--- run.sh ---
#!/bin/bash
# the make line also repeats each setting of config.mk as NAME=value (left out here)
make -C /OpenROAD-flow-scripts/flow DESIGN_CONFIG=/design/flow/config.mk WORK_HOME=/design/flow/orfs CLKGATE_MAP_FILE= finish
--- config.mk ---
export PLATFORM = sky130hd
export DESIGN_NAME = abcd_output
export DESIGN_NICKNAME = abcd_output
export VERILOG_FILES = /design/flow/design.v
export SDC_FILE = /design/flow/constraint.sdc
export NUM_CORES = 4
export LEC_CHECK = 0
export ABC_AREA = 1
export CAP_MARGIN = 5
export CELL_PAD_IN_SITES_DETAIL_PLACEMENT = 1
export CELL_PAD_IN_SITES_GLOBAL_PLACEMENT = 2
export CORE_MARGIN = 2
export CORE_UTILIZATION = 40
export HOLD_SLACK_MARGIN = 0.16
export MAX_ROUTING_LAYER = met4
export MIN_ROUTING_LAYER = met2
export PLACE_DENSITY_LB_ADDON = 0.12
export SLEW_MARGIN = 20
--- design.v ---
module detect_module 
(
    CLK, RSTn,
	 RX_Pin_In,
	 H2L_Sig
);
    input CLK;
	 input RSTn;
	 input RX_Pin_In;
	 output H2L_Sig;
	 reg H2L_F1;
	 reg H2L_F2;
	 always @ ( posedge CLK or negedge RSTn )
	     if( !RSTn )
		      begin
				    H2L_F1 <= 1'b1;
					 H2L_F2 <= 1'b1;
				end
		  else
		      begin
				    H2L_F1 <= RX_Pin_In;
					 H2L_F2 <= H2L_F1;
				end
	assign H2L_Sig = H2L_F2 & !H2L_F1;
endmodule
module rx_bps_module
(
    CLK, RSTn,
	 Count_Sig, 
	 BPS_CLK
);
    input CLK;
	 input RSTn;
	 input Count_Sig;
	 output BPS_CLK;
	 reg [12:0]Count_BPS;
	 always @ ( posedge CLK or negedge RSTn )
	    if( !RSTn )
		     Count_BPS <= 13'd0;
		 else if( Count_BPS == 13'd5207 )
		     Count_BPS <= 13'd0;
		 else if( Count_Sig )
		     Count_BPS <= Count_BPS + 1'b1;
		 else
		     Count_BPS <= 13'd0;
    assign BPS_CLK = ( Count_BPS == 12'd2604 ) ? 1'b1 : 1'b0;
endmodule
module rx_control_module
(
    CLK, RSTn,
	 H2L_Sig, RX_Pin_In, BPS_CLK, RX_En_Sig,
    Count_Sig, RX_Data, RX_Done_Sig
);
    input CLK;
	 input RSTn;
	 input H2L_Sig;
	 input RX_En_Sig;
	 input RX_Pin_In;
	 input BPS_CLK;
	 output Count_Sig;
	 output [7:0]RX_Data;
	 output RX_Done_Sig;
	 reg [3:0]i;
	 reg [7:0]rData;
	 reg isCount;
	 reg isDone;
	 always @ ( posedge CLK or negedge RSTn )
	     if( !RSTn )
		      begin 
		          i <= 4'd0;
					 rData <= 8'd0;
					 isCount <= 1'b0;
					 isDone <= 1'b0;	 
				end
		  else if( RX_En_Sig )
		      case ( i )
			       4'd0 :
					 if( H2L_Sig ) begin i <= i + 1'b1; isCount <= 1'b1; end
					 4'd1 : 
					 if( BPS_CLK ) begin i <= i + 1'b1; end
					 4'd2, 4'd3, 4'd4, 4'd5, 4'd6, 4'd7, 4'd8, 4'd9 :
					 if( BPS_CLK ) begin i <= i + 1'b1; rData[ i - 2 ] <= RX_Pin_In; end
					 4'd10 :
					 if( BPS_CLK ) begin i <= i + 1'b1; end
					 4'd11 :
					 if( BPS_CLK ) begin i <= i + 1'b1; end
					 4'd12 :
					 begin i <= i + 1'b1; isDone <= 1'b1; isCount <= 1'b0; end
					 4'd13 :
					 begin i <= 4'd0; isDone <= 1'b0; end
				endcase
	 assign Count_Sig = isCount;
	 assign RX_Data = rData;
	 assign RX_Done_Sig = isDone;
endmodule
module rx_module
(
    CLK, RSTn,
    RX_Pin_In, RX_En_Sig,
	 RX_Done_Sig, RX_Data
);
    input CLK;
	 input RSTn;
	 input RX_Pin_In;
	 input RX_En_Sig;
	 output [7:0]RX_Data;
	 output RX_Done_Sig;
	 wire H2L_Sig;
	 detect_module U1
	 (
	     .CLK( CLK ),
		  .RSTn( RSTn ),
		  .RX_Pin_In( RX_Pin_In ),     
		  .H2L_Sig( H2L_Sig )          
	 );
	 wire BPS_CLK;
	 rx_bps_module U2
	 (
	     .CLK( CLK ),
		  .RSTn( RSTn ),
		  .Count_Sig( Count_Sig ),    
		  .BPS_CLK( BPS_CLK )         
	 );
	 wire Count_Sig;
	 rx_control_module U3
	 (
	     .CLK( CLK ),
		  .RSTn( RSTn ),
		  .H2L_Sig( H2L_Sig ),       
		  .RX_En_Sig( RX_En_Sig ),   
		  .RX_Pin_In( RX_Pin_In ),   
		  .BPS_CLK( BPS_CLK ),       
		  .Count_Sig( Count_Sig ),     
		  .RX_Data( RX_Data ),         
		  .RX_Done_Sig( RX_Done_Sig )  
	 );
endmodule
module control_module
(
    CLK, RSTn,
	RX_Done_Sig,
	RX_Data,
	RX_En_Sig,
	RX_Data_Out,
	RX_Valid_Out
);
    input CLK;
	input RSTn;
	input RX_Done_Sig;
	input [7:0]RX_Data;
	output RX_En_Sig;
	output [7:0]RX_Data_Out;
	output RX_Valid_Out;
	reg [7:0]rData_0;
	reg isEn;
	reg isValid;
    always @ ( posedge CLK or negedge RSTn )
	    if( !RSTn )
		    begin rData_0 <= 8'd0; isEn <= 1'b0; isValid <= 1'b0; end
		else if( RX_Done_Sig )     
		    begin rData_0 <= RX_Data; isEn <= 1'b0; isValid <= 1'b1; end
		else begin isEn <= 1'b1; isValid <= 1'b0; end
	assign RX_Data_Out  = rData_0 ;
	assign RX_En_Sig = isEn;
	assign RX_Valid_Out = isValid;
endmodule
module rx_module_demo
(
    CLK, RSTn,
	RX_Pin_In,
	RX_Data_Out,
	RX_Valid_Out
);
    input CLK;
	input RSTn;
	input RX_Pin_In;
    output [7:0]RX_Data_Out;
    output RX_Valid_Out;
	wire RX_Done_Sig;
	wire [7:0]RX_Data;
	rx_module U1
	(
	    .CLK( CLK ),
		.RSTn( RSTn ),
		.RX_Pin_In( RX_Pin_In ),    
		.RX_En_Sig( RX_En_Sig ),    
		.RX_Done_Sig( RX_Done_Sig ),   
		.RX_Data( RX_Data )            
	);
	wire RX_En_Sig;
	wire [7:0]Output_Data;
	wire Output_Valid;
	control_module U2
	(
	    .CLK( CLK ),
	    .RSTn( RSTn ),
		.RX_Done_Sig( RX_Done_Sig ),   
		.RX_Data( RX_Data ),           
		.RX_En_Sig( RX_En_Sig ),       
		.RX_Data_Out( Output_Data ),   
		.RX_Valid_Out( Output_Valid )  
	);
	 assign RX_Data_Out = Output_Data;
	 assign RX_Valid_Out = Output_Valid;
endmodule
module data_pro
(
	input clk,
	input rstn,
	input [7:0] data_in,
	input data_valid,
	output [15:0] delay_set_a, 
	output [15:0] delay_set_b,
	output [15:0] delay_set_c, 
	output [15:0] delay_set_d,
	output [15:0] duty_cycle,
	output [15:0] sub_clk_feq,
	output [15:0] sub_clk_scl
);
	reg [7:0] funct;
	reg [15:0] data;
	reg [1:0] state;
	reg update;
	reg [15:0] delay_set_a_reg;
	reg [15:0] delay_set_b_reg;
	reg [15:0] delay_set_c_reg;
	reg [15:0] delay_set_d_reg;
	reg [15:0] duty_cycle_reg;
	reg [15:0] sub_clk_feq_reg;
	reg [15:0] sub_clk_scl_reg;
	always @(posedge clk or negedge rstn) begin		 
		if (!rstn) begin
			funct <= 8'd0;
			data <= 15'd0;
			state <= 2'd0;
			update <= 1'b0;
		end
		else if (data_valid) begin
			case (state)							 
				2'd0: begin					 
					funct <= data_in;
					state <= state + 1;
					update <= 1'b0;
				end
				2'd1: begin					 
					data[15:8] <= data_in;
					state <= state +1;
					update <= 1'b0;
				end
				2'd2: begin 					 
					data[7:0] <= data_in;
					state <= 2'd0;
					update <= 1'b1;
				end
				default: begin
					funct <= 8'd0;
					data[15:0] <= 15'd0;
					state <= 2'd0;
					update <= 1'b0;
				end
			endcase
		end
		else begin
			update <= 1'b0;
		end
	end
	always @(posedge clk or negedge rstn) begin		 
		if (!rstn) begin
			delay_set_a_reg <= 15'd0;				 
			delay_set_b_reg <= 15'd10;
			delay_set_c_reg <= 15'd20;
			delay_set_d_reg <= 15'd30;
			duty_cycle_reg <= 15'd5;
			sub_clk_scl_reg <= 15'd1000;
			sub_clk_feq_reg <= 15'd10;
		end
		else if (update) begin
			case (funct)
				8'd65: delay_set_a_reg <= data;
				8'd66: delay_set_b_reg <= data;
				8'd67: delay_set_c_reg <= data;
				8'd68: delay_set_d_reg <= data;
				8'd69: duty_cycle_reg <= data;
				8'd70: if (data != 16'd0) sub_clk_feq_reg <= data;	 
				8'd83: if (data != 16'd0) sub_clk_scl_reg <= data;
				8'd0: ;
				default: ;
			endcase
		end
	end
	assign delay_set_a = delay_set_a_reg;
	assign delay_set_b = delay_set_b_reg;
	assign delay_set_c = delay_set_c_reg;
	assign delay_set_d = delay_set_d_reg;
	assign duty_cycle = duty_cycle_reg;
	assign sub_clk_feq = sub_clk_feq_reg;
	assign sub_clk_scl = sub_clk_scl_reg;
endmodule
module ch_output_module
(
	input clk,
	input rstn,
	input [15:0] sub_clk_feq,
	input [15:0] sub_clk_scl,
	input [15:0] duty_cycle,
	input [15:0] delay_set,
	output ch_output
);
	reg ch_output_reg;
	reg [15:0] sub_clk_count;
	reg [15:0] subsub_clk_count;
	reg [15:0] subsub_count;
	wire [15:0] sub_clk_sum;
	wire [15:0] subsub_clk_sum;
	assign sub_clk_sum = 50000000 / sub_clk_feq;
	assign subsub_clk_sum = 50000000 / sub_clk_scl;
	always @(posedge clk or negedge rstn) begin 
		if (!rstn) begin
			ch_output_reg <= 0;
			sub_clk_count <= 0;
			subsub_clk_count <=0;
			subsub_count <= 0;
		end else if (sub_clk_count >= sub_clk_sum) begin
			sub_clk_count <= 0;
			subsub_clk_count <= 0;
			subsub_count <=0;
			if (delay_set == 0) begin 
				ch_output_reg <= 1;
			end else begin
				ch_output_reg <= 0;
			end
		end else if (subsub_clk_count >= subsub_clk_sum) begin
			subsub_clk_count <= 0;
			subsub_count <= subsub_count + 1;
			if ( (subsub_count < delay_set - 1) & (delay_set != 0) ) begin
				ch_output_reg <= 0;
			end else if (subsub_count < (delay_set + duty_cycle - 1) ) begin 
				ch_output_reg <= 1;
			end else if (subsub_count >= (delay_set + duty_cycle - 1) ) begin 
				ch_output_reg <= 0;
			end
		end else begin
			sub_clk_count <= sub_clk_count + 1;
			subsub_clk_count <= subsub_clk_count + 1;
		end
	end
	assign ch_output = ch_output_reg;
endmodule
module abcd_output
(
	input clk,						 
	input rstn,
	input rx_pin_in,
	output ch_a_output, ch_b_output, ch_c_output, ch_d_output
);
	wire [7:0] rx_data_out;			 
	wire rx_valid;					 
	wire [15:0] delay_set_a;		 
	wire [15:0] delay_set_b;
	wire [15:0] delay_set_c;
	wire [15:0] delay_set_d;		
	wire [15:0] duty_cycle;			 
	wire [15:0] sub_clk_feq;
	wire [15:0] sub_clk_scl;
	rx_module_demo u1				 
	(
		.CLK(clk),
		.RSTn(rstn),
		.RX_Pin_In(rx_pin_in),		 
		.RX_Data_Out(rx_data_out),	 
		.RX_Valid_Out(rx_valid)
	);
	data_pro u2						 
	(
		.clk(clk),
		.rstn(rstn),
		.data_in(rx_data_out),		 
		.data_valid(rx_valid),
		.delay_set_a(delay_set_a),	 
		.delay_set_b(delay_set_b),
		.delay_set_c(delay_set_c),
		.delay_set_d(delay_set_d),
		.duty_cycle(duty_cycle),	 
		.sub_clk_feq(sub_clk_feq),	 
		.sub_clk_scl(sub_clk_scl)	 
	);
	ch_output_module u_a
	(
		.clk(clk),
		.sub_clk_feq(sub_clk_feq),
		.sub_clk_scl(sub_clk_scl),
		.rstn(rstn),
		.delay_set(delay_set_a),
		.duty_cycle(duty_cycle),
		.ch_output(ch_a_output)
	);
	ch_output_module u_b
	(
		.clk(clk),
		.sub_clk_feq(sub_clk_feq),
		.sub_clk_scl(sub_clk_scl),
		.rstn(rstn),
		.delay_set(delay_set_b),
		.duty_cycle(duty_cycle),
		.ch_output(ch_b_output)
	);
	ch_output_module u_c
	(
		.clk(clk),
		.sub_clk_feq(sub_clk_feq),
		.sub_clk_scl(sub_clk_scl),
		.rstn(rstn),
		.delay_set(delay_set_c),
		.duty_cycle(duty_cycle),
		.ch_output(ch_c_output)
	);
	ch_output_module u_d
	(
		.clk(clk),
		.sub_clk_feq(sub_clk_feq),
		.sub_clk_scl(sub_clk_scl),
		.rstn(rstn),
		.delay_set(delay_set_d),
		.duty_cycle(duty_cycle),
		.ch_output(ch_d_output)
	);
endmodule
--- constraint.sdc ---
create_clock -name core_clock -period 110.0 [get_ports {clk}]
set_input_delay 22.0000 -clock core_clock [delete_from_list [all_inputs] [get_ports {clk}]]
set_output_delay 22.0000 -clock core_clock [all_outputs]
set_load 0.01 [all_outputs]
==> results.txt, run 1 <==
status -> complete, no violations
Final Net Count -> 12.8k
clk slew on worst S/H paths -> 60 ps
largest net degree at the start of global routing -> 109
Post-CTS Setup Bufs -> 0
most frequent cells after synthesis -> nand2_1 (2521), inv_1 (1501), ha_1 (1071)
Avg WL per Cell -> 19.7 um
r2r setup slk -> 20290 ps
CP max stage delay -> 850 ps
Post-Synthesis Cells -> 11.8k
Worst path depth -> 436
1st-pass router iterations -> 10
WS Path Type -> reg2reg
Setup WS pre-CTS -> 22760 ps
hold buffers post-CTS -> 0
Yosys Instances -> 11.8k
post-synthesis register bit count -> 374
R2R Path Start -> u2.sub_clk_feq_reg[0]$_DFFE_PN0P_
asr flop ratio synth -> 100%
quantity of gates resized following cts -> 0
top cell type's share of synthesized area -> 17.6%
dominant register cell -> dfrtp_1
Post-synth seq share -> 12.3%
syn avg cell area -> 6.48 um^2
Clock Path Buffers -> 3
Mux cell area share -> 0.0820%
Critical R2R Capture -> u_b.ch_output_reg$_DFFE_PN0P_
CP Capture Point -> u_b.ch_output_reg$_DFFE_PN0P_
adder share -> 17.7%
cell with the most instances after synthesis -> nand2_1
antenna-violating nets left -> 0
vertical die size -> 441 um
crit-path leading delay family -> AND-OR/OR-AND gates
TritonCTS Buffers -> 47
worst reg2reg path depth -> 436
grt ovf -> 0
number of enable flip-flop cells -> 0
CTS tree -> done
Post-Syn Area -> 76300 um^2
Num Clock Sinks -> 374
I/O pin cnt -> 7
Setup crit end kind -> register
final WL -> 281 mm
maximum level of the CTS H-tree -> 2
Worst-Margin Slew -> 1110 ps
Hold Vio Cnt, Final -> 0
max_slew headroom -> 25.1%
top cells by area -> ha_1 (18%), nand2_1 (12%), dfrtp_1 (12%), inv_1 (7.4%), a21oi_1 (6.7%)
crit-path max FO -> 36
number of DRC markers in iteration 0 -> 16.2k
Comb area -> 59600 um^2
Max Slew Vio Count -> 0
initial antenna violation count -> 0
Data required, critical path -> 110510 ps
PortBufs -> 6
Chip Area, Yosys -> 76300 um^2
Tot GR Track Use -> 44.2%
min-delay src -> u1.U1.U1.H2L_F1$_DFF_PN1_
Core Footprint -> 190000 um^2
Post-Syn Nets -> 12.9k
insertion delay at the late pin of the worst-skew pair -> 660 ps
global placement routability congestion -> 1.01
# placed instances -> 14.2k
Cell Type Count -> 97
Worst Setup Start Kind -> register
area grow syn2layout -> 5.40%
Final Util -> 42.4%
max_cap viols -> 0
hold path cells -> 0
Synth warnings -> 6
Initial Util -> 40.2%
Die Width -> 441 um
crit path from -> u2.sub_clk_feq_reg[0]$_DFFE_PN0P_
Synth Area in XOR/XNOR -> 9.62%
row cnt -> 160
die area -> 194000 um^2
Finished Layout Cells -> 14.3k
arrival time worst endpoint -> 90220 ps
post-DR vias/cell -> 7.80
CP bufs+invs -> 63
# DRC -> 0
vias in the first global route -> 122k
f_max -> 0.0111 GHz
slowest CP cell -> a21oi_2
post-layout minimum cycle time -> 89710 ps
tool warnings -> 44
post-route setup TNS -> 0 ps
count of final setup violators -> 0
period utilization -> 81.6%
Hold Path Class -> reg2reg
worst hold endpoint -> u1.U1.U1.H2L_F2$_DFF_PN1_
Largest logic family -> simple AND/OR/NAND/NOR gates
Simple-Gate Area Share -> 32.2%
cell taking the most area after synthesis -> ha_1
Fill cells -> 25.2k
aoi share -> 18.5%
Setup WS post-layout -> 20290 ps
hold_ws -> 373 ps
global-route wire length before repair -> 439 mm
RSZ-0062 raised after global routing -> no
Register Area -> 9390 um^2
worst clock skew -> 40.5 ps
detailed-route via count -> 111k
root buffer cell -> clkbuf_16
dpl hpwl -> 219 mm
crit-path most repeated cell -> nand2_1
==> stage by stage <==
step | instance area, um^2
floorplan | 76300
global placement | 78800
detailed placement | 78800
CTS | 80400
global route | 80400
finish | 80400
==> metal layers <==
| layer | vias to the layer above | global-route usage (%) | wire length [um] |
|---|---|---|---|
| li1 | 39000 | - | - |
| met1 | 39500 | - | 0 |
| met5 | - | - | 0 |
| met2 | 30300 | 53.6 | 147000 |
| met4 | 0 | 5.42 | 24000 |
| met3 | 2680 | 55.1 | 110000 |
==> area by class of cell <==
type                       instances  share of cell area, %
antenna                           19                 0.0591
clock buffer                      60                   1.62
clock inverter                    25                  0.386
inverter                        1594                   7.53
multi-input combinational       9618                   74.1
sequential                       374                   11.7
tap                             2511                   3.91
timing repair buffer              81                  0.781
==> run 2, diff against run 1 <==
CAP_MARGIN = 20   (was 5)
CELL_PAD_IN_SITES_DETAIL_PLACEMENT = unset   (was 1)
CELL_PAD_IN_SITES_GLOBAL_PLACEMENT = unset   (was 2)
CORE_ASPECT_RATIO = 0.5   (was unset)
CORE_UTILIZATION = 72   (was 40)
CTS_CLUSTER_DIAMETER = 394   (was unset)
CTS_CLUSTER_SIZE = 98   (was unset)
HOLD_SLACK_MARGIN = 0.23   (was 0.16)
MAX_ROUTING_LAYER = unset   (was met4)
MIN_ROUTING_LAYER = unset   (was met2)
PLACE_DENSITY = 0.38   (was unset)
PLACE_DENSITY_LB_ADDON = unset   (was 0.12)
clock period = 57.6 ns   (was 110.0 ns; I/O delays follow)
==> run 2 against run 1 <==
- the run now fails in global routing
- die area is 44% lower
- synthesized cell count stayed put
- synthesized area stayed put
==> results.txt, run 2 <==
aoi share -> 18.5% (unchanged)
Tot GR Track Use -> 70.3%
cell taking the most area after synthesis -> ha_1
top cell type's share of synthesized area -> 17.6% (unchanged)
global placement routability congestion -> 1.03 (+2.4%)
Mux cell area share -> 0.0820% (unchanged)
grt ovf -> 3
placed cell area -> 84600 um^2 (+7.4%)
hold buffers post-CTS -> 0 (unchanged)
adder share -> 17.7% (unchanged)
Num Clock Sinks -> 374 (unchanged)
most frequent cells after synthesis -> nand2_1 (2521), inv_1 (1501), ha_1 (1071)
Err -> [ERROR GRT-0232] Routing congestion too high. Check the congestion heatmap in the GUI.
PortBufs -> 6 (unchanged)
I/O pin cnt -> 7 (unchanged)
die area -> 109000 um^2 (-44%)
dpl hpwl -> 174 mm (-21%)
Cell Type Count -> 97 (unchanged)
Synth Area in XOR/XNOR -> 9.62% (unchanged)
Post-Syn Area -> 76300 um^2 (unchanged)
Clock Path Buffers -> 3 (unchanged)
maximum level of the CTS H-tree -> 1 (-1)
Post-synth seq share -> 12.3% (unchanged)
Post-Synthesis Cells -> 11.8k (unchanged)
number of enable flip-flop cells -> 0 (unchanged)
Core Footprint -> 105000 um^2 (-45%)
Chip Area, Yosys -> 76300 um^2 (unchanged)
post-synthesis register bit count -> 374 (unchanged)
vertical die size -> 234 um (-47%)
row cnt -> 84 (-48%)
cell with the most instances after synthesis -> nand2_1
Yosys Instances -> 11.8k (unchanged)
asr flop ratio synth -> 100% (unchanged)
syn avg cell area -> 6.48 um^2 (unchanged)
top cells by area -> ha_1 (18%), nand2_1 (12%), dfrtp_1 (12%), inv_1 (7.4%), a21oi_1 (6.7%)
Post-Syn Nets -> 12.9k (unchanged)
Synth warnings -> 6 (unchanged)
dominant register cell -> dfrtp_1
Stopped at -> global routing
Initial Util -> 72.6% (+32 points)
root buffer cell -> clkbuf_16
Setup WS pre-CTS -> -2070 ps (-24830 ps)
Die Width -> 464 um (+5.4%)
Largest logic family -> simple AND/OR/NAND/NOR gates
status -> stopped before the end
TritonCTS Buffers -> 7 (-85%)
Simple-Gate Area Share -> 32.2% (unchanged)
[run 2: metrics by stage]
stage	util (%)	std cells	hold slack (ps)	setup TNS, ps
floorplan	-	11800	354	-525350
CTS	81.9	13900	388	0
detailed placement	80.5	13800	359	-359720
global placement	80.5	13800	357	-17890
[run 2: what timing repair did]
item,in CTS
pin swaps,122
cloned,7
resized,157
setup buffers,86
setup endpoints to repair,196
[run 2: metal layers]
layer / GRT overflow / GRT usage, %
met2: 1 / 90.9
met5: 0 / 35.7
met4: 2 / 66.9
met1: 0 / 69.5
met3: 0 / 52.2
==> run 3, diff against run 2 <==
CAP_MARGIN = 10   (was 20)
CELL_PAD_IN_SITES_DETAIL_PLACEMENT = 2   (was unset)
CELL_PAD_IN_SITES_GLOBAL_PLACEMENT = 1   (was unset)
CORE_ASPECT_RATIO = 1.9   (was 0.5)
CORE_MARGIN = 9   (was 2)
CORE_UTILIZATION = 34   (was 72)
CTS_CLUSTER_DIAMETER = 198   (was 394)
CTS_CLUSTER_SIZE = unset   (was 98)
GPL_ROUTABILITY_DRIVEN = 1   (was unset)
HOLD_SLACK_MARGIN = unset   (was 0.23)
MAX_ROUTING_LAYER = met4   (was unset)
PLACE_DENSITY = unset   (was 0.38)
PLACE_DENSITY_LB_ADDON = 0.03   (was unset)
SETUP_SLACK_MARGIN = -2.0   (was unset)
SLEW_MARGIN = 25   (was 20)
TNS_END_PERCENT = 100   (was unset)
clock period = 141.0 ns   (was 57.6 ns; I/O delays follow)
==> run 3 against run 2 <==
- the run now finishes clean
- synthesized cell count did not move
- synthesized area did not move
- die area rose by 120%
==> results.txt, run 3 <==
global-route wire length before repair -> 505 mm
Post-Synthesis Cells -> 11.8k (unchanged)
crit-path most repeated cell -> nand2_1
final instance area -> 81000 um^2
Avg WL per Cell -> 22.0 um
worst reg2reg path depth -> 435
period utilization -> 62.0%
r2r setup slk -> 53650 ps
cell with the most instances after synthesis -> nand2_1
crit-path leading delay family -> AND-OR/OR-AND gates
hold path cells -> 0
grt ovf -> 0
Register Area -> 9390 um^2
syn avg cell area -> 6.48 um^2 (unchanged)
hold buffers post-CTS -> 0 (unchanged)
maximum level of the CTS H-tree -> 2 (+1)
Num Clock Sinks -> 374 (unchanged)
Setup crit end kind -> register
dpl hpwl -> 275 mm (+58%)
I/O pin cnt -> 7 (unchanged)
aoi share -> 18.5% (unchanged)
1st-pass router iterations -> 5
placed cell area -> 79500 um^2 (-6.1%)
Chip Area, Yosys -> 76300 um^2 (unchanged)
Worst Setup Start Kind -> register
Hold Path Class -> reg2reg
dominant register cell -> dfrtp_1
number of enable flip-flop cells -> 0 (unchanged)
Post-CTS Setup Bufs -> 0 (-100%)
count of final setup violators -> 0
vias in the first global route -> 93.3k
row cnt -> 239 (+180%)
PortBufs -> 6 (unchanged)
Final Net Count -> 12.8k
die area -> 243000 um^2 (+120%)
min-delay src -> u1.U1.U1.H2L_F1$_DFF_PN1_
Tot GR Track Use -> 26.5%
TritonCTS Buffers -> 41 (+34)
arrival time worst endpoint -> 87850 ps
worst clock skew -> 40.6 ps
R2R Path Start -> u2.sub_clk_feq_reg[13]$_DFFE_PN0P_
Worst-Margin Slew -> 1020 ps
post-layout minimum cycle time -> 87350 ps
top cell type's share of synthesized area -> 17.6% (unchanged)
post-route setup TNS -> 0 ps
vertical die size -> 671 um (+190%)
worst hold endpoint -> u1.U1.U1.H2L_F2$_DFF_PN1_
CP Capture Point -> u_b.ch_output_reg$_DFFE_PN0P_
Initial Util -> 34.2% (-38 points)
slowest CP cell -> o21ai_0
initial antenna violation count -> 4
final WL -> 322 mm
Data required, critical path -> 141500 ps
Core Footprint -> 223000 um^2 (+110%)
clk slew on worst S/H paths -> 60 ps
f_max -> 0.0114 GHz
cell taking the most area after synthesis -> ha_1
Max Slew Vio Count -> 0
insertion delay at the late pin of the worst-skew pair -> 620 ps
Comb area -> 59600 um^2
detailed-route via count -> 81.5k
post-DR vias/cell -> 5.56
asr flop ratio synth -> 100% (unchanged)
quantity of gates resized following cts -> 0 (-100%)
post-synthesis register bit count -> 374 (unchanged)
Yosys Instances -> 11.8k (unchanged)
adder share -> 17.7% (unchanged)
Post-synth seq share -> 12.3% (unchanged)
RSZ-0062 raised after global routing -> no
Synth warnings -> 6 (unchanged)
Fill cells -> 27.7k
Largest logic family -> simple AND/OR/NAND/NOR gates
Die Width -> 362 um (-22%)
number of DRC markers in iteration 0 -> 2152
most frequent cells after synthesis -> nand2_1 (2521), inv_1 (1501), ha_1 (1071)
max_cap viols -> 0
CP max stage delay -> 720 ps
Cell Type Count -> 97 (unchanged)
Clock Path Buffers -> 3 (unchanged)
Synth Area in XOR/XNOR -> 9.62% (unchanged)
Simple-Gate Area Share -> 32.2% (unchanged)
Worst path depth -> 435
top cells by area -> ha_1 (18%), nand2_1 (12%), dfrtp_1 (12%), inv_1 (7.4%), a21oi_1 (6.7%)
antenna-violating nets left -> 0
Critical R2R Capture -> u_b.ch_output_reg$_DFFE_PN0P_
CP bufs+invs -> 65
status -> complete, no violations
root buffer cell -> clkbuf_16
# DRC -> 0
Post-Syn Nets -> 12.9k (unchanged)
crit-path max FO -> 34
largest net degree at the start of global routing -> 77
Hold Vio Cnt, Final -> 0
WS Path Type -> reg2reg
area grow syn2layout -> 6.08%
Mux cell area share -> 0.0820% (unchanged)
tool warnings -> 41
Post-Syn Area -> 76300 um^2 (unchanged)
CTS tree -> done
crit path from -> u2.sub_clk_feq_reg[13]$_DFFE_PN0P_
max_slew headroom -> 31.5%
global placement routability congestion -> 0.919 (-11%)
[run 3: final cells by class]
class / count / area share [%]
inverters: 1594 / 7.48
flip-flops and latches: 374 / 11.6
repair buffers: 113 / 1.13
diodes: 3 / 0.00927
well taps: 2892 / 4.47
clock inverters: 17 / 0.264
clock buffers: 57 / 1.45
multi-input cells: 9618 / 73.6
[run 3: per-stage QoR]
stage / utilization [%] / std cells / setup WS, ps / hold WS [ps]
2_1_floorplan: - / 11800 / 70540 / 354
3_3_place_gp: 35.6 / 14600 / 53480 / 357
3_5_place_dp: 35.6 / 14600 / 51750 / 363
4_1_cts: 36.3 / 14700 / 51600 / 374
5_1_grt: 36.3 / 14700 / 44050 / 374
6_report: 36.3 / 14700 / 53650 / 372
[run 3: metal layers]
layer  global-route usage, %  wire [um]
met2                    55.3     188000
met1                    21.6     102000
met5                       -          0
met4                    18.4      27600
met3                    1.19       3650
==> run 4, diff against run 3 <==
CAP_MARGIN = 20   (was 10)
CELL_PAD_IN_SITES_DETAIL_PLACEMENT = unset   (was 2)
CELL_PAD_IN_SITES_GLOBAL_PLACEMENT = unset   (was 1)
CORE_ASPECT_RATIO = unset   (was 1.9)
CORE_MARGIN = 2   (was 9)
CORE_UTILIZATION = 70   (was 34)
CTS_CLUSTER_DIAMETER = unset   (was 198)
GPL_ROUTABILITY_DRIVEN = unset   (was 1)
MAX_ROUTING_LAYER = unset   (was met4)
PLACE_DENSITY_LB_ADDON = unset   (was 0.03)
SETUP_SLACK_MARGIN = unset   (was -2.0)
SLEW_MARGIN = 20   (was 25)
TNS_END_PERCENT = unset   (was 100)
clock period = 102.0 ns   (was 141.0 ns; I/O delays follow)
==> run 4 against run 3 <==
- still clean on timing, DRC and antenna
- final cell count shrank 10%
- flip-flop count is the same
- die area shrank 54%
- synthesized cell count is the same
- first-iteration DRC count grew to 2.6 times the previous value
- routed wire length shrank 32%
- clock skew grew 24 ps
- synthesized area is the same
- core utilization grew 36 points
- critical path depth grew 3
- count of clock-buffer cells in the layout shrank 3
- critical path type unchanged
==> results.txt, run 4 <==
dpl hpwl -> 172 mm (-37%)
syn avg cell area -> 6.48 um^2 (unchanged)
vias in the first global route -> 75.8k (-19%)
Setup crit end kind -> register
row cnt -> 121 (-49%)
slowest CP cell -> ha_1
I/O pin cnt -> 7 (unchanged)
Largest logic family -> simple AND/OR/NAND/NOR gates
Data required, critical path -> 102470 ps (-39030 ps)
CP max stage delay -> 810 ps (+90 ps)
# placed instances -> 13.1k (-10%)
grt ovf -> 0 (unchanged)
hold_ws -> 360 ps (-12.5 ps)
most frequent cells after synthesis -> nand2_1 (2521), inv_1 (1501), ha_1 (1071)
CTS tree -> done
global placement routability congestion -> 1.00 (+8.9%)
DR top layer -> met5
final WL -> 221 mm (-32%)
Setup WS pre-CTS -> 20700 ps (-31050 ps)
arrival time worst endpoint -> 83650 ps (-4200 ps)
Worst path depth -> 438 (+0.69%)
Clock Path Buffers -> 3 (unchanged)
Simple-Gate Area Share -> 32.2% (unchanged)
CP Capture Point -> u_b.ch_output_reg$_DFFE_PN0P_
maximum level of the CTS H-tree -> 2 (unchanged)
post-synthesis register bit count -> 374 (unchanged)
insertion delay at the late pin of the worst-skew pair -> 610 ps (about the same)
worst hold endpoint -> u1.U1.U1.H2L_F2$_DFF_PN1_
# DRC -> 0 (unchanged)
Num Clock Sinks -> 374 (unchanged)
top cells by area -> ha_1 (18%), nand2_1 (12%), dfrtp_1 (12%), inv_1 (7.4%), a21oi_1 (6.7%)
vertical die size -> 334 um (-50%)
cell with the most instances after synthesis -> nand2_1
PortBufs -> 6 (unchanged)
f_max -> 0.0120 GHz (+5.0%)
Hold Vio Cnt, Final -> 0 (unchanged)
quantity of gates resized following cts -> 0 (unchanged)
antenna-violating nets left -> 0 (unchanged)
Final Util -> 72.6% (+36 points)
Initial Util -> 70.3% (+36 points)
r2r setup slk -> 18820 ps (-34820 ps)
cell taking the most area after synthesis -> ha_1
Yosys Instances -> 11.8k (unchanged)
crit-path max FO -> 34 (unchanged)
Setup WS post-layout -> 18820 ps (-34820 ps)
clk slew on worst S/H paths -> 60 ps (about the same)
detailed-route via count -> 78.8k (-3.3%)
top cell type's share of synthesized area -> 17.6% (unchanged)
post-route setup TNS -> 0 ps (unchanged)
Post-Syn Area -> 76300 um^2 (unchanged)
Worst Setup Start Kind -> register
status -> complete, no violations
dominant register cell -> dfrtp_1
count of final setup violators -> 0 (unchanged)
crit path from -> u2.sub_clk_feq_reg[1]$_DFFE_PN1P_
Finished Layout Cells -> 13.1k (-10%)
min-delay src -> u1.U1.U1.H2L_F1$_DFF_PN1_
Final Net Count -> 12.8k (-0.34%)
Post-Syn Nets -> 12.9k (unchanged)
R2R Path Start -> u2.sub_clk_feq_reg[1]$_DFFE_PN1P_
routed metal-1 wire length -> 92.5 mm (-9.7%)
post-layout minimum cycle time -> 83180 ps (-4180 ps)
crit-path most repeated cell -> nand2_1
WS Path Type -> reg2reg
Synth warnings -> 6 (unchanged)
Chip Area, Yosys -> 76300 um^2 (unchanged)
crit-path leading delay family -> AND-OR/OR-AND gates
Critical R2R Capture -> u_b.ch_output_reg$_DFFE_PN0P_
Core Footprint -> 109000 um^2 (-51%)
met2 WL -> 102 mm (-46%)
largest net degree at the start of global routing -> 102 (+32%)
period utilization -> 81.5% (+20 points)
Post-CTS Setup Bufs -> 0 (unchanged)
placed cell area -> 77300 um^2 (-2.7%)
Post-synth seq share -> 12.3% (unchanged)
Die Width -> 334 um (-7.6%)
Cell Type Count -> 97 (unchanged)
Synth Area in XOR/XNOR -> 9.62% (unchanged)
hold buffers post-CTS -> 0 (unchanged)
adder share -> 17.7% (unchanged)
number of enable flip-flop cells -> 0 (unchanged)
max_slew headroom -> 31.1% (-0.37 points)
Avg WL per Cell -> 16.8 um (-24%)
Worst-Margin Slew -> 1020 ps (+5.54 ps)
met3 wire len -> 13.7 mm (+280%)
Tot GR Track Use -> 38.3% (+12 points)
initial antenna violation count -> 5 (+1)
worst reg2reg path depth -> 438 (+0.69%)
worst clock skew -> 64.2 ps (+23.7 ps)
post-DR vias/cell -> 5.99 (+7.8%)
aoi share -> 18.5% (unchanged)
die area -> 112000 um^2 (-54%)
RSZ-0062 raised after global routing -> no
TritonCTS Buffers -> 42 (+2.4%)
number of DRC markers in iteration 0 -> 5595 (+160%)
tool warnings -> 46 (+12%)
asr flop ratio synth -> 100% (unchanged)
max_cap viols -> 0 (unchanged)
1st-pass router iterations -> 8 (+3)
Max Slew Vio Count -> 0 (unchanged)
Hold Path Class -> reg2reg
Post-Synthesis Cells -> 11.8k (unchanged)
Mux cell area share -> 0.0820% (unchanged)
CP bufs+invs -> 62 (-4.6%)
global-route wire length before repair -> 362 mm (-28%)
root buffer cell -> clkbuf_16
hold path cells -> 0 (unchanged)
area grow syn2layout -> 3.23%
final instance area -> 78800 um^2 (-2.7%)
==> run 4: final cells by class <==
cell class | instances | area (um^2)
Multi-Input combinational cell | 9618 | 59600
Tap cell | 1414 | 1770
Clock buffer | 54 | 1170
Inverter | 1594 | 6060
Timing Repair Buffer | 68 | 531
Antenna cell | 2 | 5.00
Fill cell | 9131 | 29800
Clock inverter | 24 | 305
Sequential cell | 374 | 9390
==> run 4: metal layers <==
layer	track usage, %	vias up
li1	-	39300
met1	47.1	36000
met2	66.1	2645
met3	4.06	744
met4	19.5	4
met5	0	-
==> run 5, diff against run 4 <==
CORE_UTILIZATION = 72   (was 70)
CTS_CLUSTER_SIZE = 36   (was unset)
HOLD_SLACK_MARGIN = 0.29   (was unset)
PLACE_DENSITY_LB_ADDON = 0.28   (was unset)
clock period = 84.5 ns   (was 102.0 ns; I/O delays follow)
==> run 5 against run 4 <==
- maximum frequency increased by 7.6%
- core utilization increased by 2.7 points
- clock skew decreased by 39 ps
- critical endpoint unchanged
- largest cell class unchanged
==> results.txt, run 5 <==
Chip Area, Yosys -> 76300 um^2 (unchanged)
aoi share -> 18.5% (unchanged)
dpl hpwl -> 173 mm (+0.12%)
Cell Type Count -> 97 (unchanged)
# DRC -> 0 (unchanged)
post-layout minimum cycle time -> 77310 ps (-5870 ps)
vertical die size -> 330 um (-1.4%)
worst hold endpoint -> u1.U1.U1.H2L_F2$_DFF_PN1_
# placed instances -> 13.0k (-0.20%)
Antenna diodes -> 0 (-2)
Finished Layout Cells -> 13.1k (-0.038%)
dominant register cell -> dfrtp_1
global-route wire length before repair -> 365 mm (+0.75%)
count of final setup violators -> 0 (unchanged)
CP Capture Point -> u_b.ch_output_reg$_DFFE_PN0P_
Initial Util -> 72.5% (+2.2 points)
Final Net Count -> 12.8k (+0.14%)
TritonCTS Buffers -> 44 (+4.8%)
area grow syn2layout -> 3.79%
crit-path leading delay family -> AND-OR/OR-AND gates
detailed-route via count -> 80.2k (+1.8%)
Tot GR Track Use -> 39.9% (+1.6 points)
CTS tree -> done
syn avg cell area -> 6.48 um^2 (unchanged)
largest net degree at the start of global routing -> 117 (+15%)
max_slew headroom -> 30.8% (-0.34 points)
Num Clock Sinks -> 374 (unchanged)
hold path cells -> 0 (unchanged)
Post-Syn Nets -> 12.9k (unchanged)
root buffer cell -> clkbuf_16
Post-Synthesis Cells -> 11.8k (unchanged)
cell taking the most area after synthesis -> ha_1
final instance area -> 79200 um^2 (+0.54%)
insertion delay at the late pin of the worst-skew pair -> 620 ps (about the same)
max_cap viols -> 0 (unchanged)
crit-path max FO -> 34 (unchanged)
Max Slew Vio Count -> 0 (unchanged)
crit-path most repeated cell -> nand2_1
worst reg2reg path depth -> 452 (+3.2%)
post-DR vias/cell -> 6.10 (+1.8%)
top cells by area -> ha_1 (18%), nand2_1 (12%), dfrtp_1 (12%), inv_1 (7.4%), a21oi_1 (6.7%)
antenna-violating nets left -> 0 (unchanged)
Clock Path Buffers -> 3 (unchanged)
Yosys Instances -> 11.8k (unchanged)
Final Util -> 75.3% (+2.7 points)
Die Width -> 330 um (-1.4%)
Data required, critical path -> 85010 ps (-17460 ps)
CP max stage delay -> 610 ps (-200 ps)
Setup crit end kind -> register
crit path from -> u2.sub_clk_feq_reg[12]$_DFFE_PN0P_
Synth warnings -> 6 (unchanged)
CP bufs+invs -> 63 (+1.6%)
most frequent cells after synthesis -> nand2_1 (2521), inv_1 (1501), ha_1 (1071)
final WL -> 225 mm (+2.0%)
Post-synth seq share -> 12.3% (unchanged)
hold buffers post-CTS -> 0 (unchanged)
Worst path depth -> 452 (+3.2%)
grt ovf -> 0 (unchanged)
vias in the first global route -> 77.0k (+1.6%)
Synth Area in XOR/XNOR -> 9.62% (unchanged)
Hold Path Class -> reg2reg
Hold Vio Cnt, Final -> 0 (unchanged)
asr flop ratio synth -> 100% (unchanged)
worst clock skew -> 24.8 ps (-39.4 ps)
Core Footprint -> 105000 um^2 (-3.0%)
Largest logic family -> simple AND/OR/NAND/NOR gates
r2r setup slk -> 7190 ps (-11630 ps)
adder share -> 17.7% (unchanged)
1st-pass router iterations -> 9 (+1)
min-delay src -> u1.U1.U1.H2L_F1$_DFF_PN1_
number of DRC markers in iteration 0 -> 6806 (+22%)
arrival time worst endpoint -> 77820 ps (-5830 ps)
f_max -> 0.0129 GHz (+7.6%)
initial antenna violation count -> 3 (-2)
global placement routability congestion -> 0.981 (-2.0%)
number of enable flip-flop cells -> 0 (unchanged)
Worst-Margin Slew -> 1040 ps (+13.4 ps)
row cnt -> 119 (-1.7%)
WS Path Type -> reg2reg
PortBufs -> 6 (unchanged)
R2R Path Start -> u2.sub_clk_feq_reg[12]$_DFFE_PN0P_
Avg WL per Cell -> 17.1 um (+2.1%)
I/O pin cnt -> 7 (unchanged)
Worst Setup Start Kind -> register
top cell type's share of synthesized area -> 17.6% (unchanged)
Critical R2R Capture -> u_b.ch_output_reg$_DFFE_PN0P_
Mux cell area share -> 0.0820% (unchanged)
tool warnings -> 43 (-6.5%)
status -> complete, no violations
period utilization -> 91.5% (+9.9 points)
post-route setup TNS -> 0 ps (unchanged)
cell with the most instances after synthesis -> nand2_1
placed cell area -> 77300 um^2 (about the same)
Simple-Gate Area Share -> 32.2% (unchanged)
Post-Syn Area -> 76300 um^2 (unchanged)
maximum level of the CTS H-tree -> 2 (unchanged)
post-synthesis register bit count -> 374 (unchanged)
Fill cells -> 8609 (-5.7%)
clk slew on worst S/H paths -> 70 ps (about the same)
die area -> 109000 um^2 (-2.7%)
slowest CP cell -> o21ai_0
run 5: timing repair:
item	CTS	global route
setup buffers	0	8
setup endpoints to repair	0	196
gates resized	0	49
run 5: metrics by stage:
stage / setup slack, ps / hold slack, ps
6_report: 7190 / 371
4_1_cts: 2200 / 373
2_1_floorplan: 14040 / 354
5_1_grt: -196 / 377
3_3_place_gp: 3990 / 360
3_5_place_dp: 2650 / 361
run 5: area by class of cell:
| class | count | area (um^2) | area share, % |
|---|---|---|---|
| repair inverters | 8 | 42.5 | 0.0537 |
| inverters | 1594 | 6140 | 7.75 |
| repair buffers | 73 | 593 | 0.749 |
| clock buffers | 58 | 1270 | 1.61 |
| flip-flops and latches | 374 | 9390 | 11.8 |
| clock inverters | 24 | 348 | 0.439 |
| multi-input cells | 9621 | 59700 | 75.4 |
| well taps | 1391 | 1740 | 2.20 |
run 5: routing by layer:
metal | wire length, um | vias to the layer above | share of wire (%) | GRT usage [%]
met5 | 24 | - | 0.011 | 0
met1 | 88900 | 36700 | 39 | 46.5
li1 | - | 39300 | - | -
met4 | 14600 | 2 | 6.5 | 23.1
met2 | 106000 | 3145 | 47 | 69.9
met3 | 16000 | 1007 | 7.1 | 5.44
==> run 6, diff against run 5 <==
CAP_MARGIN = 10   (was 20)
CORE_ASPECT_RATIO = 1.46   (was unset)
CTS_CLUSTER_DIAMETER = 394   (was unset)
CTS_CLUSTER_SIZE = 98   (was 36)
PLACE_DENSITY = 0.38   (was unset)
PLACE_DENSITY_LB_ADDON = unset   (was 0.28)
SETUP_SLACK_MARGIN = 5.0   (was unset)
TNS_END_PERCENT = 5   (was unset)
clock period = 60.3 ns   (was 84.5 ns; I/O delays follow)
==> run 6 against run 5 <==
- the run now fails in global routing
- synthesized cell count unchanged
- synthesized area unchanged
- die area about the same
==> results.txt, run 6 <==
number of enable flip-flop cells -> 0 (unchanged)
aoi share -> 18.5% (unchanged)
asr flop ratio synth -> 100% (unchanged)
Clock Path Buffers -> 3 (unchanged)
PortBufs -> 6 (unchanged)
Post-Syn Area -> 76300 um^2 (unchanged)
top cell type's share of synthesized area -> 17.6% (unchanged)
Synth warnings -> 6 (unchanged)
Post-Synthesis Cells -> 11.8k (unchanged)
Chip Area, Yosys -> 76300 um^2 (unchanged)
Die Width -> 273 um (-17%)
status -> stopped before the end
top cells by area -> ha_1 (18%), nand2_1 (12%), dfrtp_1 (12%), inv_1 (7.4%), a21oi_1 (6.7%)
Num Clock Sinks -> 374 (unchanged)
Setup WS pre-CTS -> -3190 ps (-5840 ps)
post-synthesis register bit count -> 374 (unchanged)
root buffer cell -> clkbuf_16
adder share -> 17.7% (unchanged)
cell with the most instances after synthesis -> nand2_1
maximum level of the CTS H-tree -> 1 (-1)
row cnt -> 144 (+21%)
most frequent cells after synthesis -> nand2_1 (2521), inv_1 (1501), ha_1 (1071)
I/O pin cnt -> 7 (unchanged)
dpl hpwl -> 180 mm (+4.3%)
Post-synth seq share -> 12.3% (unchanged)
TritonCTS Buffers -> 7 (-84%)
Yosys Instances -> 11.8k (unchanged)
Simple-Gate Area Share -> 32.2% (unchanged)
Tot GR Track Use -> 78.0%
Synth Area in XOR/XNOR -> 9.62% (unchanged)
Initial Util -> 72.4% (-0.092 points)
grt ovf -> 691
Cell Type Count -> 97 (unchanged)
die area -> 109000 um^2 (about the same)
Stopped at -> global routing
hold buffers post-CTS -> 0 (unchanged)
Largest logic family -> simple AND/OR/NAND/NOR gates
Post-Syn Nets -> 12.9k (unchanged)
cell taking the most area after synthesis -> ha_1
Mux cell area share -> 0.0820% (unchanged)
dominant register cell -> dfrtp_1
Core Footprint -> 105000 um^2 (+0.13%)
syn avg cell area -> 6.48 um^2 (unchanged)
Err -> [ERROR GRT-0232] Routing congestion too high. Check the congestion heatmap in the GUI.
vertical die size -> 397 um (+21%)
# placed instances -> 13.4k (+2.5%)
global placement routability congestion -> 1.01 (+3.5%)
==> run 6: timing repair <==
action	4_1_cts
endpoints found under the setup margin	196
gates cloned	41
resized	466
pin swaps	347
buffers inserted	384
==> run 6: layer usage <==
metal / GRT overflow / global-route usage [%]
met2: 446 / 97.0
met4: 199 / 81.7
met5: 4 / 28.5
met1: 23 / 76.2
met3: 19 / 60.0
==> run 6: metrics by stage <==
stage          instance area [um^2]  hold WS, ps
3_3_place_gp                  81700          359
2_1_floorplan                 79100          354
3_5_place_dp                  81700          362
4_1_cts                       87300          391
==> run 7, diff against run 6 <==
ABC_AREA = unset   (was 1)
CAP_MARGIN = 20   (was 10)
CELL_PAD_IN_SITES_DETAIL_PLACEMENT = 0   (was unset)
CORE_ASPECT_RATIO = 0.97   (was 1.46)
CORE_MARGIN = 3   (was 2)
CORE_UTILIZATION = 69   (was 72)
CTS_CLUSTER_DIAMETER = unset   (was 394)
CTS_CLUSTER_SIZE = unset   (was 98)
HOLD_SLACK_MARGIN = unset   (was 0.29)
MIN_ROUTING_LAYER = met1   (was unset)
PLACE_DENSITY = unset   (was 0.38)
PLACE_DENSITY_LB_ADDON = 0.17   (was unset)
TNS_END_PERCENT = unset   (was 5)
clock period = 114.0 ns   (was 60.3 ns; I/O delays follow)
==> run 7 against run 6 <==
- now clean on timing, DRC and antenna
- synthesized area shrank 2.8%
- die area rose by 2.5%
- synthesized cell count down 15%
==> results.txt, run 7 <==
count of final setup violators -> 0
period utilization -> 88.5%
die area -> 111000 um^2 (+2.5%)
worst clock skew -> 21.9 ps
hold path cells -> 0
number of enable flip-flop cells -> 0 (unchanged)
worst hold endpoint -> u1.U1.U1.H2L_F2$_DFF_PN1_
Tot GR Track Use -> 37.3%
most frequent cells after synthesis -> ha_1 (1071), nor2_1 (998), nand2_1 (841)
f_max -> 0.00991 GHz
Mux cell area share -> 4.91% (+4.8 points)
row cnt -> 117 (-19%)
grt ovf -> 0
tool warnings -> 41
max_slew headroom -> 26.1%
R2R Path Start -> u2.sub_clk_scl_reg[0]$_DFFE_PN0P_
top cell type's share of synthesized area -> 18.1% (+0.51 points)
# DRC -> 0
number of DRC markers in iteration 0 -> 6454
Worst-Margin Slew -> 1090 ps
CTS tree -> done
aoi share -> 26.3% (+7.8 points)
Post-Synthesis Cells -> 9973 (-15%)
Hold Vio Cnt, Final -> 0
TritonCTS Buffers -> 42 (+35)
crit-path max FO -> 43
Simple-Gate Area Share -> 24.2% (-8.0 points)
antenna-violating nets left -> 0
RSZ-0062 raised after global routing -> no
asr flop ratio synth -> 100% (unchanged)
vertical die size -> 329 um (-17%)
Data required, critical path -> 114450 ps
largest net degree at the start of global routing -> 84
arrival time worst endpoint -> 101330 ps
dpl hpwl -> 168 mm (-6.9%)
final WL -> 217 mm
Finished Layout Cells -> 11.3k
post-synthesis register bit count -> 374 (unchanged)
r2r setup slk -> 13120 ps
worst reg2reg path depth -> 436
Post-synth seq share -> 12.7% (+0.36 points)
CP bufs+invs -> 20
post-route setup TNS -> 0 ps
post-DR vias/cell -> 6.66
crit-path leading delay family -> AND-OR/OR-AND gates
maximum level of the CTS H-tree -> 2 (+1)
Final Net Count -> 10.9k
Chip Area, Yosys -> 74200 um^2 (-2.8%)
Clock Path Buffers -> 3 (unchanged)
Max Slew Vio Count -> 0
Cell Type Count -> 136 (+40%)
crit path from -> u2.sub_clk_scl_reg[0]$_DFFE_PN0P_
root buffer cell -> clkbuf_16
# placed instances -> 11.2k (-16%)
Largest logic family -> AND-OR/OR-AND gates
global-route wire length before repair -> 353 mm
PortBufs -> 6 (unchanged)
vias in the first global route -> 70.9k
Fill cells -> 8597
Synth warnings -> 6 (unchanged)
dominant register cell -> dfrtp_1
WS Path Type -> reg2reg
post-layout minimum cycle time -> 100880 ps
Worst Setup Start Kind -> register
top cells by area -> ha_1 (18%), dfrtp_1 (12%), xnor2_1 (5.9%), a21oi_1 (5.2%), nor2_1 (5.1%)
detailed-route via count -> 75.3k
Core Footprint -> 106000 um^2 (+0.42%)
max_cap viols -> 0
insertion delay at the late pin of the worst-skew pair -> 590 ps
adder share -> 18.2% (+0.52 points)
status -> complete, no violations
Register Area -> 9390 um^2
CP max stage delay -> 850 ps
cell taking the most area after synthesis -> ha_1
Critical R2R Capture -> u_d.sub_clk_count[13]$_DFFE_PN0P_
Initial Util -> 70.1% (-2.4 points)
I/O pin cnt -> 7 (unchanged)
Synth Area in XOR/XNOR -> 9.89% (+0.28 points)
Yosys Instances -> 9973 (-15%)
slowest CP cell -> nor2_1
crit-path most repeated cell -> a21o_1
clk slew on worst S/H paths -> 60 ps
Hold Path Class -> reg2reg
min-delay src -> u1.U1.U1.H2L_F1$_DFF_PN1_
area grow syn2layout -> 3.85%
Worst path depth -> 436
1st-pass router iterations -> 6
Avg WL per Cell -> 19.2 um
global placement routability congestion -> 0.997 (-1.8%)
Comb area -> 61900 um^2
Num Clock Sinks -> 374 (unchanged)
Post-Syn Area -> 74200 um^2 (-2.8%)
Post-Syn Nets -> 11.1k (-14%)
Die Width -> 339 um (+24%)
CP Capture Point -> u_d.sub_clk_count[13]$_DFFE_PN0P_
hold_ws -> 363 ps
syn avg cell area -> 7.44 um^2 (+15%)
Setup crit end kind -> register
initial antenna violation count -> 4
cell with the most instances after synthesis -> ha_1
## run 7: repair_timing
item	in CTS	in global routing
hold buffers	0	0
gates resized	0	2
setup buffers	0	3
setup endpoints to repair	0	169
## run 7: metrics by stage
| step | area, um^2 | setup slack, ps | utilization (%) |
|---|---|---|---|
| 2_1_floorplan | 74200 | 23050 | - |
| 3_3_place_gp | 75600 | 15070 | 71.4 |
| 3_5_place_dp | 75600 | 14620 | 71.4 |
| 4_1_cts | 77000 | 14150 | 72.7 |
| 5_1_grt | 77000 | 5040 | 72.8 |
| 6_report | 77000 | 13120 | 72.8 |
## run 7: final cells by class
cell class / count / area share (%)
flip-flops and latches: 374 / 12.2
clock buffers: 59 / 1.62
clock inverters: 18 / 0.201
inverters: 477 / 2.33
well taps: 1428 / 2.32
repair buffers: 89 / 0.898
diodes: 2 / 0.00650
multi-input cells: 8849 / 80.4
## run 7: layer usage
| metal | vias up | track usage (%) | part of all wire, % |
|---|---|---|---|
| met3 | 569 | 4.18 | 7.7 |
| li1 | 36300 | - | - |
| met1 | 35400 | 50.1 | 44 |
| met5 | - | 0 | 0.012 |
| met4 | 4 | 13.8 | 3.8 |
| met2 | 2930 | 61.7 | 45 |
==> run 8, diff against run 7 <==
ABC_AREA = 1   (was unset)
CAP_MARGIN = 0   (was 20)
CELL_PAD_IN_SITES_DETAIL_PLACEMENT = unset   (was 0)
CORE_ASPECT_RATIO = 1.4   (was 0.97)
CORE_MARGIN = 2   (was 3)
CORE_UTILIZATION = 72   (was 69)
CTS_CLUSTER_DIAMETER = 164   (was unset)
CTS_CLUSTER_SIZE = 97   (was unset)
HOLD_SLACK_MARGIN = 0.23   (was unset)
MIN_ROUTING_LAYER = unset   (was met1)
PLACE_DENSITY = 0.4   (was unset)
PLACE_DENSITY_LB_ADDON = unset   (was 0.17)
SETUP_SLACK_MARGIN = 4.72   (was 5.0)
TNS_END_PERCENT = 10   (was unset)
clock period = 60.1 ns   (was 114.0 ns; I/O delays follow)
==> run 8 against run 7 <==
- the flow now stops in global routing
- synthesized cell count rose by 18%
- synthesized area grew 2.9%
- die area fell by 2.5%
==> results.txt, run 8 <==
Synth warnings -> 6 (unchanged)
cell with the most instances after synthesis -> nand2_1
Num Clock Sinks -> 374 (unchanged)
die area -> 109000 um^2 (-2.5%)
vertical die size -> 389 um (+18%)
status -> stopped before the end
top cell type's share of synthesized area -> 17.6% (-0.51 points)
adder share -> 17.7% (-0.52 points)
grt ovf -> 235
Post-Syn Nets -> 12.9k (+16%)
TritonCTS Buffers -> 8 (-81%)
maximum level of the CTS H-tree -> 1 (-1)
Mux cell area share -> 0.0820% (-4.8 points)
Core Footprint -> 105000 um^2 (-0.49%)
global placement routability congestion -> 1.02 (+2.2%)
Stopped at -> global routing
Clock Path Buffers -> 3 (unchanged)
Die Width -> 279 um (-18%)
top cells by area -> ha_1 (18%), nand2_1 (12%), dfrtp_1 (12%), inv_1 (7.4%), a21oi_1 (6.7%)
Synth Area in XOR/XNOR -> 9.62% (-0.28 points)
Initial Util -> 72.5% (+2.4 points)
PortBufs -> 6 (unchanged)
cell taking the most area after synthesis -> ha_1
dpl hpwl -> 179 mm (+6.9%)
Simple-Gate Area Share -> 32.2% (+8.0 points)
Chip Area, Yosys -> 76300 um^2 (+2.9%)
root buffer cell -> clkbuf_16
row cnt -> 141 (+21%)
Cell Type Count -> 97 (-29%)
Post-Syn Area -> 76300 um^2 (+2.9%)
Setup WS pre-CTS -> -2600 ps (-17220 ps)
# placed instances -> 13.3k (+19%)
asr flop ratio synth -> 100% (unchanged)
post-synthesis register bit count -> 374 (unchanged)
most frequent cells after synthesis -> nand2_1 (2521), inv_1 (1501), ha_1 (1071)
Tot GR Track Use -> 74.6%
Yosys Instances -> 11.8k (+18%)
Err -> [ERROR GRT-0232] Routing congestion too high. Check the congestion heatmap in the GUI.
syn avg cell area -> 6.48 um^2 (-13%)
number of enable flip-flop cells -> 0 (unchanged)
hold buffers post-CTS -> 0 (unchanged)
aoi share -> 18.5% (-7.8 points)
Largest logic family -> simple AND/OR/NAND/NOR gates
dominant register cell -> dfrtp_1
Post-Synthesis Cells -> 11.8k (+18%)
I/O pin cnt -> 7 (unchanged)
Post-synth seq share -> 12.3% (-0.36 points)
## run 8: stage by stage
step,hold WS (ps),area (um^2)
2_1_floorplan,354,79200
3_3_place_gp,357,81800
3_5_place_dp,357,81800
4_1_cts,387,87200
## run 8: metal layers
| metal | global-route usage [%] | GRT overflow |
|---|---|---|
| met5 | 19.7 | 0 |
| met4 | 77.0 | 89 |
| met3 | 56.9 | 6 |
| met2 | 94.8 | 127 |
| met1 | 72.5 | 13 |
## run 8: timing repair
item	in CTS
gates resized	509
buffers inserted	329
pin swaps	343
gates cloned	36
endpoints found under the setup margin	196
==> run 9, diff against run 8 <==
CAP_MARGIN = 5   (was 0)
CORE_ASPECT_RATIO = 0.84   (was 1.4)
CTS_CLUSTER_DIAMETER = 75   (was 164)
CTS_CLUSTER_SIZE = unset   (was 97)
HOLD_SLACK_MARGIN = unset   (was 0.23)
PLACE_DENSITY = 0.62   (was 0.4)
SETUP_SLACK_MARGIN = 0.31   (was 4.72)
SLEW_MARGIN = 25   (was 20)
TNS_END_PERCENT = unset   (was 10)
clock period = 57.9 ns   (was 60.1 ns; I/O delays follow)
==> run 9 against run 8 <==
- the run again fails in global routing
- synthesized area did not move
- die area about the same
- synthesized cell count unchanged
==> results.txt, run 9 <==
Setup WS pre-CTS -> -2540 ps (+63.8 ps)
Cell Type Count -> 97 (unchanged)
Clock Path Buffers -> 3 (unchanged)
adder share -> 17.7% (unchanged)
Num Clock Sinks -> 374 (unchanged)
Tot GR Track Use -> 98.8%
vertical die size -> 302 um (-22%)
cell with the most instances after synthesis -> nand2_1
dominant register cell -> dfrtp_1
dpl hpwl -> 181 mm (+1.3%)
Synth Area in XOR/XNOR -> 9.62% (unchanged)
Initial Util -> 72.6% (+0.12 points)
Simple-Gate Area Share -> 32.2% (unchanged)
Core Footprint -> 105000 um^2 (-0.16%)
asr flop ratio synth -> 100% (unchanged)
grt ovf -> 5588
top cell type's share of synthesized area -> 17.6% (unchanged)
Post-synth seq share -> 12.3% (unchanged)
most frequent cells after synthesis -> nand2_1 (2521), inv_1 (1501), ha_1 (1071)
maximum level of the CTS H-tree -> 2 (+1)
row cnt -> 109 (-23%)
Yosys Instances -> 11.8k (unchanged)
Largest logic family -> simple AND/OR/NAND/NOR gates
Die Width -> 359 um (+29%)
root buffer cell -> clkbuf_16
Chip Area, Yosys -> 76300 um^2 (unchanged)
Post-Synthesis Cells -> 11.8k (unchanged)
top cells by area -> ha_1 (18%), nand2_1 (12%), dfrtp_1 (12%), inv_1 (7.4%), a21oi_1 (6.7%)
Stopped at -> global routing
Mux cell area share -> 0.0820% (unchanged)
aoi share -> 18.5% (unchanged)
die area -> 109000 um^2 (about the same)
syn avg cell area -> 6.48 um^2 (unchanged)
status -> stopped before the end
I/O pin cnt -> 7 (unchanged)
global placement routability congestion -> 1.03 (+0.72%)
Err -> [ERROR GRT-0232] Routing congestion too high. Check the congestion heatmap in the GUI.
TritonCTS Buffers -> 40 (+32)
Post-Syn Area -> 76300 um^2 (unchanged)
Post-Syn Nets -> 12.9k (unchanged)
post-synthesis register bit count -> 374 (unchanged)
number of enable flip-flop cells -> 0 (unchanged)
cell taking the most area after synthesis -> ha_1
Synth warnings -> 6 (unchanged)
hold buffers post-CTS -> 0 (unchanged)
PortBufs -> 6 (unchanged)
[run 9: routing by layer]
layer / overflow / track usage, %
met5: 30 / 70.8
met4: 1321 / 109
met3: 241 / 86.1
met2: 3649 / 116
met1: 347 / 91.6
[run 9: what timing repair did]
action	4_1_cts
setup endpoints to repair	196
setup buffers	137
cloned	12
pin swaps	157
gates resized	262
[run 9: per-stage QoR]
step                      area, um^2  TNS, ps  cells
after CTS                      89000        0  14100
after global placement         85600    -1720  13900
after floorplan                79400  -466550  11800
after detailed placement       85600  -442550  13900
==> run 10, diff against run 9 <==
CAP_MARGIN = 15   (was 5)
CORE_ASPECT_RATIO = 0.71   (was 0.84)
CORE_UTILIZATION = 70   (was 72)
CTS_CLUSTER_DIAMETER = 216   (was 75)
HOLD_SLACK_MARGIN = -0.09   (was unset)
MAX_ROUTING_LAYER = met4   (was unset)
PLACE_DENSITY = unset   (was 0.62)
SETUP_SLACK_MARGIN = 1.28   (was 0.31)
clock period = 58.0 ns   (was 57.9 ns; I/O delays follow)
==> run 10 against run 9 <==
- the run again fails in global routing
- synthesized cell count stayed put
- die area is 2.8% higher
- synthesized area stayed put
==> results.txt, run 10 <==
number of enable flip-flop cells -> 0 (unchanged)
top cell type's share of synthesized area -> 17.6% (unchanged)
TritonCTS Buffers -> 42 (+5.0%)
Num Clock Sinks -> 374 (unchanged)
placed cell area -> 85500 um^2 (-0.11%)
Synth Area in XOR/XNOR -> 9.62% (unchanged)
dominant register cell -> dfrtp_1
Yosys Instances -> 11.8k (unchanged)
Post-Synthesis Cells -> 11.8k (unchanged)
Clock Path Buffers -> 3 (unchanged)
Core Footprint -> 109000 um^2 (+3.3%)
Synth warnings -> 6 (unchanged)
row cnt -> 102 (-6.4%)
top cells by area -> ha_1 (18%), nand2_1 (12%), dfrtp_1 (12%), inv_1 (7.4%), a21oi_1 (6.7%)
Largest logic family -> simple AND/OR/NAND/NOR gates
Setup WS pre-CTS -> -2920 ps (-386 ps)
most frequent cells after synthesis -> nand2_1 (2521), inv_1 (1501), ha_1 (1071)
status -> stopped before the end
Mux cell area share -> 0.0820% (unchanged)
die area -> 112000 um^2 (+2.8%)
cell with the most instances after synthesis -> nand2_1
syn avg cell area -> 6.48 um^2 (unchanged)
Die Width -> 396 um (+10%)
vertical die size -> 282 um (-6.7%)
I/O pin cnt -> 7 (unchanged)
dpl hpwl -> 185 mm (+2.0%)
Tot GR Track Use -> 85.1%
Initial Util -> 70.3% (-2.3 points)
Post-Syn Nets -> 12.9k (unchanged)
global placement routability congestion -> 1.05 (+2.1%)
Stopped at -> global routing
Post-synth seq share -> 12.3% (unchanged)
Simple-Gate Area Share -> 32.2% (unchanged)
Chip Area, Yosys -> 76300 um^2 (unchanged)
adder share -> 17.7% (unchanged)
Err -> [ERROR GRT-0232] Routing congestion too high. Check the congestion heatmap in the GUI.
aoi share -> 18.5% (unchanged)
Post-Syn Area -> 76300 um^2 (unchanged)
root buffer cell -> clkbuf_16
grt ovf -> 664
cell taking the most area after synthesis -> ha_1
asr flop ratio synth -> 100% (unchanged)
PortBufs -> 6 (unchanged)
Cell Type Count -> 97 (unchanged)
maximum level of the CTS H-tree -> 2 (unchanged)
post-synthesis register bit count -> 374 (unchanged)
[run 10: what timing repair did]
action                                 in CTS
endpoints found under the hold margin       0
resized                                   437
cloned                                     24
setup buffers                             274
hold buffers                                0
setup endpoints to repair                 196
pin swaps                                 327
[run 10: per-stage QoR]
step,std cells,hold slack (ps),setup TNS (ps)
CTS,14300,376,0
detailed placement,13900,370,-507560
global placement,13900,363,-16960
floorplan,11800,354,-446950
[run 10: layer usage]
metal	track usage [%]	overflow
met4	83.4	181
met3	72.8	34
met2	97.4	395
met5	-	-
met1	83.6	54
